## lane 1
==> flow/design.v <==
module LASER(
	CLK,
	RST,
	X,
	Y,
	C1X,
	C1Y,
	C2X,
	C2Y,
	DONE
);
input 		    CLK, RST;
input [3:0]         X, Y;
output reg	    DONE;
output reg [3:0]    C1X, C1Y, C2X, C2Y;
parameter    s_idle    = 'd0,
	     s_input   = 'd1,
	     s_circle1 = 'd2,
             s_circle2 = 'd3,
	     s_check   = 'd4,
	     s_output  = 'd5;
integer    i,j;
reg 	     map[0:15][0:15];
reg [2:0]    current_state, next_state;
reg [5:0]    cover_num1, best_num1, cover_num2, best_num2, previous_sum; 	
reg [6:0]    cnt, cnt1;
reg signed [4:0]    bias_x, bias_y;
reg signed [4:0]    cur_x, cur_y, cir1_x, cir1_y, cir2_x, cir2_y;
reg signed [4:0]    best_x1, best_y1, best_x2, best_y2;
reg signed [4:0]    last_x1, last_y1, last_x2, last_y2;
wire	convergence, search_finish, delay_flag;
wire    outside_x1, outside_y1, outside_x2, outside_y2;
wire signed[5:0]    dis1, dis2; 		
assign dis1 = (cur_x-cir1_x)*(cur_x-cir1_x) + (cur_y-cir1_y)*(cur_y-cir1_y);
assign dis2 = (cur_x-cir2_x)*(cur_x-cir2_x) + (cur_y-cir2_y)*(cur_y-cir2_y);
assign search_finish = (cnt == 'd63 && cnt1 == 'd80);
assign delay_flag = (cnt1 == 'd80);
assign convergence = (best_num1 + best_num2 <= previous_sum );
assign outside_x1 = (cir1_x + bias_x > 'd15 || cir1_x + bias_x < 0);
assign outside_y1 = (cir1_y + bias_y > 'd15 || cir1_y + bias_y < 0);
assign outside_x2 = (cir2_x + bias_x > 'd15 || cir2_x + bias_x < 0);
assign outside_y2 = (cir2_y + bias_y > 'd15 || cir2_y + bias_y < 0);
always@(posedge CLK) begin
        if(RST)	
            current_state <= s_idle;
        else	
	    current_state <= next_state;
end
always@(*) begin
        next_state = current_state;
        case(current_state)
            s_idle   : 			     next_state = s_input;
	    s_input  :  if(cnt == 'd39)	     next_state = s_circle1;
	    s_circle1:  if(search_finish)    next_state = s_circle2;
	    s_circle2:  if(search_finish)    next_state = s_check;
	    s_check  :  if(convergence)	     next_state = s_output;
	                else	             next_state = s_circle2;
	    s_output : 			     next_state = s_input;
        endcase
end
always@(posedge CLK) begin
        case(current_state)
            s_idle   :  if(RST)			       cnt <= 'd0;  
	    s_input  :  if(cnt == 'd39)		       cnt <= 'd0;
		        else 			       cnt <= cnt+1;
	    s_circle1:  if(next_state == s_circle2)    cnt <= 'd0;
		        else if(delay_flag)	       cnt <= cnt+1;
	    s_circle2:  if(next_state == s_check)      cnt <= 'd0;     
	                else if(delay_flag)	       cnt <= cnt+1;
	    s_output :				       cnt <= 'd0;					
        endcase
end
always@(posedge CLK) begin
        case(current_state)
            s_idle   :  if(RST)		  cnt1 <= 'd0;  
	    s_circle1:  if(delay_flag)    cnt1 <= 'd0;
	                else 		  cnt1 <= cnt1+1;
	    s_circle2:  if(delay_flag)	  cnt1 <= 'd0;
		        else 		  cnt1 <= cnt1+1;
	    s_output :			  cnt1 <= 'd0;
    endcase
end
always@(posedge CLK) begin
        case(current_state)
            s_idle   : if(RST)
		           for(i=0;i<16;i=i+1)
		               for(j=0;j<16;j=j+1)
		                   map[i][j] <= 'd0;
	    s_input  : map[X][Y] <= 'd1;
	    s_output : for(i=0;i<16;i=i+1)
		           for(j=0;j<16;j=j+1)
			       map[i][j] <= 'd0;		
        endcase
end
always@(posedge CLK) begin
	case(current_state)
		s_idle   : if(RST)    cur_x <= 0;
		s_circle1: 	      cur_x <= (outside_x1) ? 0 : cir1_x + bias_x;
		s_circle2:	      cur_x <= (outside_x2) ? 0 : cir2_x + bias_x;
		s_output : 	      cur_x <= 0;
	endcase
end
always@(posedge CLK) begin
	case(current_state)
		s_idle   : if(RST)    cur_y <= 0;
		s_circle1: 	      cur_y <= (outside_y1) ? 0 : cir1_y + bias_y;
		s_circle2:	      cur_y <= (outside_y2) ? 0 : cir2_y + bias_y;
		s_output : 	      cur_y <= 0;
	endcase
end
always@(posedge CLK) begin
	case(current_state)
	    s_idle   : 	if(RST)    
                            begin	
                                cir1_x <= 2; 			
                                cir1_y <= 0; 		 	
                            end
	    s_circle1:  if(delay_flag)			
			    begin	
			        if(cir1_x == 'd14)	
                                    begin	
                                        cir1_x <= 2; 			
                                        cir1_y <= cir1_y+2; 	
                                    end
			        else				
                                    begin	
                                        cir1_x <= cir1_x + 2;
				    end
			     end
			 else if(delay_flag)		
                             begin	
                                 cir1_x <= cir1_x + 2;
			     end 
	     s_check  :  if(!convergence)
		             begin   
                                 cir1_x <= best_x2;
		                 cir1_y <= best_y2;
		             end  
	     s_output :	 begin	
                             cir1_x <= 2; 			
                             cir1_y <= 0;
 			 end
	 endcase
end
always@(posedge CLK) begin
	case(current_state)
	    s_idle   : 	if(RST)					
                            begin
                                cir2_x <= 2; 			
                                cir2_y <= 0; 			
                            end
	    s_circle2:  if(delay_flag)
			    begin	
			        if(cir2_x == 'd14)	
                                    begin	
                                        cir2_x <= 2; 			
                                        cir2_y <= cir2_y+2;
                                    end
				else
				    begin
                                	cir2_x <= cir2_x + 2;
				    end
			     end
	    s_check  :  if(!convergence)
		            begin	
                                cir2_x <= 2; 			
                                cir2_y <= 0; 			
                            end
	    s_output :	
		        begin	
                            cir2_x <= 2; 			
                            cir2_y <= 0; 			
                        end
	endcase
end
always@(posedge CLK) begin
	case(current_state)
	    s_idle   :  if(RST)					
                            begin	
                                best_x1 <= 0; 
                                best_y1 <= 0; 												
                            end
	    s_circle1:  if(delay_flag)			
                            begin	
                                best_x1 <= (cover_num1 > best_num1) ? cir1_x : best_x1;
				best_y1 <= (cover_num1 > best_num1) ? cir1_y : best_y1;
                            end
	    s_check  :  if(!convergence)		
                            begin	
                                best_x1 <= best_x2;
			        best_y1 <= best_y2;										
                            end
	    s_output :							
                            begin	
                                best_x1 <= 0; 
				best_y1 <= 0; 												
                            end
	endcase
end
always@(posedge CLK) begin
	case(current_state)
            s_idle   : 	if(RST)					
                            begin
	                        best_x2 <= 0; 
				best_y2 <= 0;
 			    end
	    s_circle2:  if(delay_flag)			
                            begin
                         	best_x2 <= (cover_num2 > best_num2) ? cir2_x : best_x2;
				best_y2 <= (cover_num2 > best_num2) ? cir2_y : best_y2;
                            end 
	    s_output :	begin	
                            best_x2 <= 0; 
			    best_y2 <= 0; 	
                        end
	endcase
end
always@(posedge CLK) begin
	case(current_state)
	    s_idle   : if(RST) 					
                           bias_x <= -'d4;
	    s_circle1: if(bias_x == 'd4)
		           bias_x <= -'d4;
		       else
			   bias_x <= bias_x+1;
	    s_circle2: if(bias_x == 'd4)		
                           bias_x <= -'d4;
		       else	
			   bias_x <= bias_x+1;
	    s_output : bias_x <= -'d4;
	endcase
end
always@(posedge CLK) begin
	case(current_state)
	    s_idle   : if(RST) 					
                           bias_y <= -'d4;
	    s_circle1: if(delay_flag)			
                           bias_y <= -'d4;
		       else if(bias_x == 'd4)	
                           bias_y <= bias_y+1;	 			
	    s_circle2: if(delay_flag)			
                           bias_y <= -'d4;
		       else if(bias_x == 'd4)	
                           bias_y <= bias_y+1;	
	    s_output : bias_y <= -'d4;
	endcase
end
always@(posedge CLK) begin
	case(current_state)
	    s_idle   : if(RST) 												
                           cover_num1 <= 'd0;
	    s_circle1: if(delay_flag)										
                           cover_num1 <= 'd0;
		       else if(outside_x1 || outside_y1)					
                           cover_num1 <= cover_num1;
		       else if(dis1 <= 'sd16  && map[cur_x][cur_y] == 'd1)	
                           cover_num1 <= cover_num1+1;					 
	    s_output : 						 								
                       cover_num1 <= 'd0;
	endcase
end
always@(posedge CLK) begin
	case(current_state)
	    s_idle   : if(RST) 												
                           best_num1 <= 'd0;
	    s_circle1: if(delay_flag)										
                           best_num1 <= (cover_num1 > best_num1) ? cover_num1 : best_num1;					
	    s_check  : if(!convergence)										
                           best_num1 <= best_num2;		
	    s_output : 														
                           best_num1 <= 'd0;
	endcase
end
always@(posedge CLK) begin
	case(current_state)
	    s_idle   : if(RST) 												
                           cover_num2 <= 'd0;				
	    s_circle2: if(delay_flag)										
                           cover_num2 <= 'd0;
		       else if(outside_x2 || outside_y2)					
                           cover_num2 <= cover_num2;
		       else if(dis2 <= 'sd16  && map[cur_x][cur_y] == 'd1)	
                           cover_num2 <= (dis1 > 'sd16) ? cover_num2+1 : cover_num2;	
	    s_output : 														
                       cover_num2 <= 'd0;
	endcase
end
always@(posedge CLK) begin
	case(current_state)
	    s_idle   : if(RST) 												
                           best_num2 <= 'd0;				
	    s_circle2: if(delay_flag)										
                           best_num2 <= (cover_num2 > best_num2) ? cover_num2 : best_num2;
	    s_check	 : if(!convergence)										
                           best_num2 <= 'd0;
	    s_output : 														
                           best_num2 <= 'd0;
	endcase
end
always@(posedge CLK) begin
	case(current_state)
	    s_idle   : if(RST) 	           previous_sum <= 'd0;				
	    s_check  : if(!convergence)    previous_sum <= best_num1 + best_num2;	
	    s_output : 		           previous_sum <= 'd0;
	endcase
end
always@(posedge CLK) begin
	if(current_state == s_check && !convergence)
	begin
	    last_x1 <= best_x1;
	    last_y1 <= best_y1;
	    last_x2 <= best_x2;
	    last_y2 <= best_y2;
	end
	else if(current_state == s_output)
	begin
            last_x1 <= 'd0;
	    last_y1 <= 'd0;
	    last_x2 <= 'd0;
	    last_y2 <= 'd0;
	end
end
always@(posedge CLK) begin
	if(next_state == s_output)    DONE <= 'd1;
	else			      DONE <= 'd0;
end
always@(posedge CLK) begin
	if(next_state == s_output) 
	begin
	    C1X <= last_x1[3:0];
	    C1Y <= last_y1[3:0];
	    C2X <= last_x2[3:0];
	    C2Y <= last_y2[3:0];
	end
	else
	begin
	    C1X <= 'd0;
	    C1Y <= 'd0;
	    C2X <= 'd0;
	    C2Y <= 'd0;
	end
end
endmodule 
export LEC_CHECK = 0
export ABC_AREA = 0
export CAP_MARGIN = 15
export CELL_PAD_IN_SITES_DETAIL_PLACEMENT = 0
export CELL_PAD_IN_SITES_GLOBAL_PLACEMENT = 0
export CORE_ASPECT_RATIO = 1.0
export CORE_MARGIN = 2
export CORE_UTILIZATION = 72
export CTS_CLUSTER_SIZE = 42
export GPL_TIMING_DRIVEN = 1
export PLACE_DENSITY_LB_ADDON = 0.0
export SETUP_SLACK_MARGIN = 1.58
export SLEW_MARGIN = 10
export TNS_END_PERCENT = 65
create_clock -name core_clock -period 5.3 [get_ports {CLK}]
run.sh (not shown) runs the stock make flow with config.mk's settings and CLKGATE_MAP_FILE=.
Final checks on lane 1, whose flow otherwise completed, came back failing, citing setup timing.
The inputs of lane 2 differ from those of lane 1 as listed below.
- changing SLEW_MARGIN from 10 to 20
- removing CTS_CLUSTER_SIZE (formerly 42)
- changing CORE_UTILIZATION from 72 to 58
- changing SETUP_SLACK_MARGIN from 1.58 to -0.0
- changing CAP_MARGIN from 15 to 20
- changing PLACE_DENSITY_LB_ADDON from 0.0 to 0.09
- changing the clock period (ns, I/O delays scaled along) from 5.3 to 3.47
### Flow results
The final report for lane 2 shows a completed flow and a layout that fails verification, specifically setup timing. Lane 2 ends up with a non-clock buffer count that is about 160% higher than in lane 1. On final critical-path share of the clock period: between lane 1 and lane 2, it ends up higher for lane 2. Re synthesized cell count: no difference whatsoever between lane 1 and lane 2. Setup slack in lane 2 is smaller than in lane 1.
Modified inputs, lane 3 compared to lane 2
- a deleted SETUP_SLACK_MARGIN that had been -0.0
- a deleted CORE_ASPECT_RATIO that had been 1.0
- a deleted PLACE_DENSITY_LB_ADDON that had been 0.09
- a deleted CELL_PAD_IN_SITES_GLOBAL_PLACEMENT that had been 0
- a deleted CELL_PAD_IN_SITES_DETAIL_PLACEMENT that had been 0
- a deleted TNS_END_PERCENT that had been 65
- a deleted GPL_TIMING_DRIVEN that had been 1
- a change of CORE_UTILIZATION from 58 to 40
- a deleted ABC_AREA that had been 0
- a change of the clock period (ns, I/O delays scaled along) from 3.47 to 5.89
==> results <==
The estimated power of lane 3 ends up lower than the estimate for lane 2.
Summary across lane 3 and lane 2: the single failing run is lane 2.
For the clock-buffer cell count, lane 3 came in 10 higher than lane 2 did.
Compare lane 3 and lane 2 | static leakage lower: lane 3
Comparing lane 3 and lane 2, number of gates on the worst path with buffers counted is higher on lane 3.
Inputs modified between lane 3 and lane 4:
- PLACE_DENSITY_LB_ADDON now 0.0, previously not set
- HOLD_SLACK_MARGIN now -0.08, previously not set
- CORE_UTILIZATION now 72, was 40
- CAP_MARGIN now 15, was 20
- SETUP_SLACK_MARGIN now 0.78, previously not set
- the clock period (ns, I/O delays scaled along) now 4.98, was 5.89
==> comparison <==
Complete run, failing final checks: lane 4, reason setup timing. Changes observed in lane 4 relative to lane 3: final wirelength climbed about 2.7%; post-cts repair resize count climbed 13; wire length on met2 climbed 1900 microns; final cell count dropped 246. Changes observed in lane 4 relative to lane 3: final cycle utilization of the critical path rose 13 points, part of the total power dissipated in the clock network went down. Status: number of sinks on the clock net parity (lane 4, lane 3).
Changes in lane 5 relative to lane 4:
- an added CORE_ASPECT_RATIO of 1.0
- an added CELL_PAD_IN_SITES_DETAIL_PLACEMENT of 0
- a change of CAP_MARGIN from 15 to 20
- an added GPL_TIMING_DRIVEN of 1
- an added ABC_AREA of 0
- a deleted HOLD_SLACK_MARGIN that had been -0.08
- a change of SETUP_SLACK_MARGIN from 0.78 to 1.58
- an added TNS_END_PERCENT of 65
- an added CELL_PAD_IN_SITES_GLOBAL_PLACEMENT of 0
- a change of the clock period (ns, I/O delays scaled along) from 4.98 to 5.3
[summary]
- Completing all stages was not enough for lane 4: its layout failed the final checks because of setup timing.
- Every stage of lane 5 finished as expected; the final checks, on the other hand, flagged setup timing, which means the layout fails.
- Looking at met2 routing resource usage after global routing, lane 5 sits below lane 4.
- Diff lane 4 -> lane 5: final worst-path setup slack saw an increase, net total in the final layout saw little to no change.
- Lane 5 against lane 4: total power -4.6%, power spent charging and discharging nets went down, non-clock buffer count saw a decrease, first-pass GRT wire length has decreased, final area moved up.
- Lane 4 -> lane 5: insertion delay at the late pin of the worst-skew pair flat
- Compared with lane 4, first-iteration DRC count in lane 5 increased by a little under 10%.
Power figures rest on the tool's default switching activity, not on a simulated workload.
